Setup of P:
## cordic_rotation_top
module cordic_rotation_top#(parameter data_width=16,cordic_steps=16,angle_width=20)(
    input clk,
    input nreset,
    input enable,
    input signed [data_width-1:0] x_vec_in,
    input signed [data_width-1:0] y_vec_in,
    input [angle_width-1:0] target_angle,
    output wire signed  [data_width-1:0] x_vec_out,
    output wire signed  [data_width-1:0] y_vec_out,
    output reg done
    );
For scale: about 9800 cells after synthesis, about 1100 flip-flops, roughly 88 I/O pins, ~77000 um2 of cells after synthesis.
export LEC_CHECK = 0
export ABC_AREA = 1
export CAP_MARGIN = 20
export CORE_MARGIN = 2
export CORE_UTILIZATION = 70
export CTS_CLUSTER_DIAMETER = 204
export CTS_CLUSTER_SIZE = 91
export PLACE_DENSITY = 0.38
export SETUP_SLACK_MARGIN = -0.16
export SLEW_MARGIN = 20
create_clock -name core_clock -period 2.98 [get_ports {clk}]
run.sh (not shown) runs the stock make flow with config.mk's settings and CLKGATE_MAP_FILE=.
P terminated abnormally: clock tree synthesis (4_1_cts) reported DPL-0033.
Inputs modified between P and Q:
- removing ABC_AREA (formerly 1)
- changing CORE_UTILIZATION from 70 to 72
- removing CTS_CLUSTER_SIZE (formerly 91)
- changing PLACE_DENSITY from 0.38 to 0.63
- removing CTS_CLUSTER_DIAMETER (formerly 204)
- removing SETUP_SLACK_MARGIN (formerly -0.16)
- changing the clock period (ns, I/O delays scaled along) from 2.98 to 4.42
==> results <==
Taking P as the reference point, the vertical die dimension of Q falls by 3.1%. Q ends up with lower HPWL reported at the end of detailed placement than P does. Q did not finish; the tool stopped in global routing (5_1_grt) with error GRT-0116. Diff P -> Q | area after synthesis | decrease of about 3.5%.
--- input diff Q..R ---
- TNS_END_PERCENT newly set to 5
- PLACE_DENSITY changed from 0.63 to 0.6
- CTS_CLUSTER_DIAMETER newly set to 384
- the clock period (ns, I/O delays scaled along) changed from 4.42 to 5.07
Findings:
- What the final checks of R revealed, after a flow that finished every stage, was a layout that fails on negative setup slack.
- Comparing R against Q, there is no change at all in and-or/or-and share of the synthesized area.
- Comparing Q and R, number of cells upsized or downsized after cts is higher on Q.
- Taking R over Q, the estimated wirelength of the detail-placed design ratio works out to 0.941.
- Number of H-tree branching levels: Q vs R identical
- Diff R..Q | die size | unchanged
- Post-CTS setup buffer count (higher): Q
- Area of placed instances: R lower than Q
- Per the comparison of R with Q, synthesis-stage register bit count barely changed; post-placement setup slack climbed 400 ps; count of input and output buffers barely changed; number of cells after detailed placement dropped about 6%.
Input changes introduced in S (baseline for comparison: R):
- TNS_END_PERCENT no longer set, was 5
- PLACE_DENSITY now 0.64, was 0.6
- CTS_CLUSTER_SIZE now 25, previously not set
- CTS_CLUSTER_DIAMETER now 98, was 384
- the clock period (ns, I/O delays scaled along) now 4.5, was 5.07
## What came out
- Comparing R and S, number of instances resized during post-cts repair is lower on R.
- Per the comparison of S with R, post-synthesis compound-gate area fraction was more or less identical, core footprint was more or less identical, CTS sink count was more or less identical, synthesis area per yosys was more or less identical, total standard cell area after synthesis was more or less identical.
- The TritonCTS buffer count number comes out higher for R vs S.
- As the logs show, S stopped at global routing (5_1_grt) after a tool error, so it never reached the end of the flow.
- As far as number of instances in the synthesized netlist goes, R and S are indistinguishable; the numbers are identical.
Changes in T relative to S:
- a deleted CTS_CLUSTER_SIZE that had been 25
- a change of CORE_UTILIZATION from 72 to 64
- a deleted PLACE_DENSITY that had been 0.64
- a deleted CTS_CLUSTER_DIAMETER that had been 98
- an added SETUP_SLACK_MARGIN of 1.16
- a change of the clock period (ns, I/O delays scaled along) from 4.5 to 4.4
Notes after the runs:
T -> stages 100% | layout checks FAIL | negative setup slack. When T is set beside S, its number of gates resized after cts turns out to be 39% smaller. Changes observed in T relative to S: HPWL reported at the end of detailed placement went down; instance area at placement went up.

---

cordic_rotation_top again, from the RTL that the note above started with.
make LEC_CHECK=0 CAP_MARGIN=20 CORE_MARGIN=2 CORE_UTILIZATION=72 CTS_CLUSTER_DIAMETER=52 PLACE_DENSITY_LB_ADDON=0.19 SETUP_SLACK_MARGIN=1.16 SLEW_MARGIN=20 finish   # period 3.91 ns
The starting point did not get past 4_1_cts.
Rerun with:
CORE_UTILIZATION = 70   (was 72)
CTS_CLUSTER_DIAMETER = default   (was 52)
PLACE_DENSITY = 0.6   (was default)
PLACE_DENSITY_LB_ADDON = default   (was 0.19)
SETUP_SLACK_MARGIN = default   (was 1.16)
clock period = 5.07 ns   (was 3.91 ns; I/O delays follow)
=>
- This time the run finished but fails on negative setup slack
- die size goes up by 2.8%
- synthesized cell count stays the same
- synthesized area is unchanged
Rerun with:
CORE_UTILIZATION = 72   (was 70)
CTS_CLUSTER_DIAMETER = 52   (was default)
PLACE_DENSITY = default   (was 0.6)
SETUP_SLACK_MARGIN = 1.16   (was default)
clock period = 5.72 ns   (was 5.07 ns; I/O delays follow)
Outcome: This time the run produced a clean layout. Sequential power is lower by roughly a tenth. Hold slack gets worse by 0.011 ns. Power goes down by a few percent. Count of clock-buffer cells in the layout does not change. Synthesized cell count is unchanged. Wire length is higher slightly. Non-clock buffer count drops by 270. Core utilization rises by 2.2 points. Cell area drops slightly. Setup slack improves by 0.34 ns. Global-route usage increases by 1.8 points.
Rerun with:
CTS_CLUSTER_DIAMETER = default   (was 52)
PLACE_DENSITY = 0.67   (was default)
SETUP_SLACK_MARGIN = -0.3   (was 1.16)
clock period = 4.39 ns   (was 5.72 ns; I/O delays follow)
After rerunning: This time the run died in 5_1_grt on GRT-0232; die area does not change; area after synthesis does not change; synthesized cell count stays the same.
Rerun with:
CTS_CLUSTER_DIAMETER = 376   (was default)
PLACE_DENSITY = 0.6   (was 0.67)
SETUP_SLACK_MARGIN = default   (was -0.3)
TNS_END_PERCENT = 5   (was default)
clock period = 5.07 ns   (was 4.39 ns; I/O delays follow)
Outcome: Now the flow finished but failed the layout checks on negative setup slack; area after synthesis is unchanged; die area is unchanged; synthesized cell count stays the same.
Rerun with:
CORE_UTILIZATION = 54   (was 72)
CTS_CLUSTER_DIAMETER = default   (was 376)
TNS_END_PERCENT = default   (was 5)
clock period = 5.86 ns   (was 5.07 ns; I/O delays follow)
Result: With this change the flow completed without violations; routed wire length falls by 11%; first-iteration DRC count falls by about 33%; core utilization falls by 25 points; worst setup slack is better by 0.74 ns; final area falls by about 5%; clock-buffer cell count rises by 28.
No activity file was given, so power comes from the tool's default toggle rates.
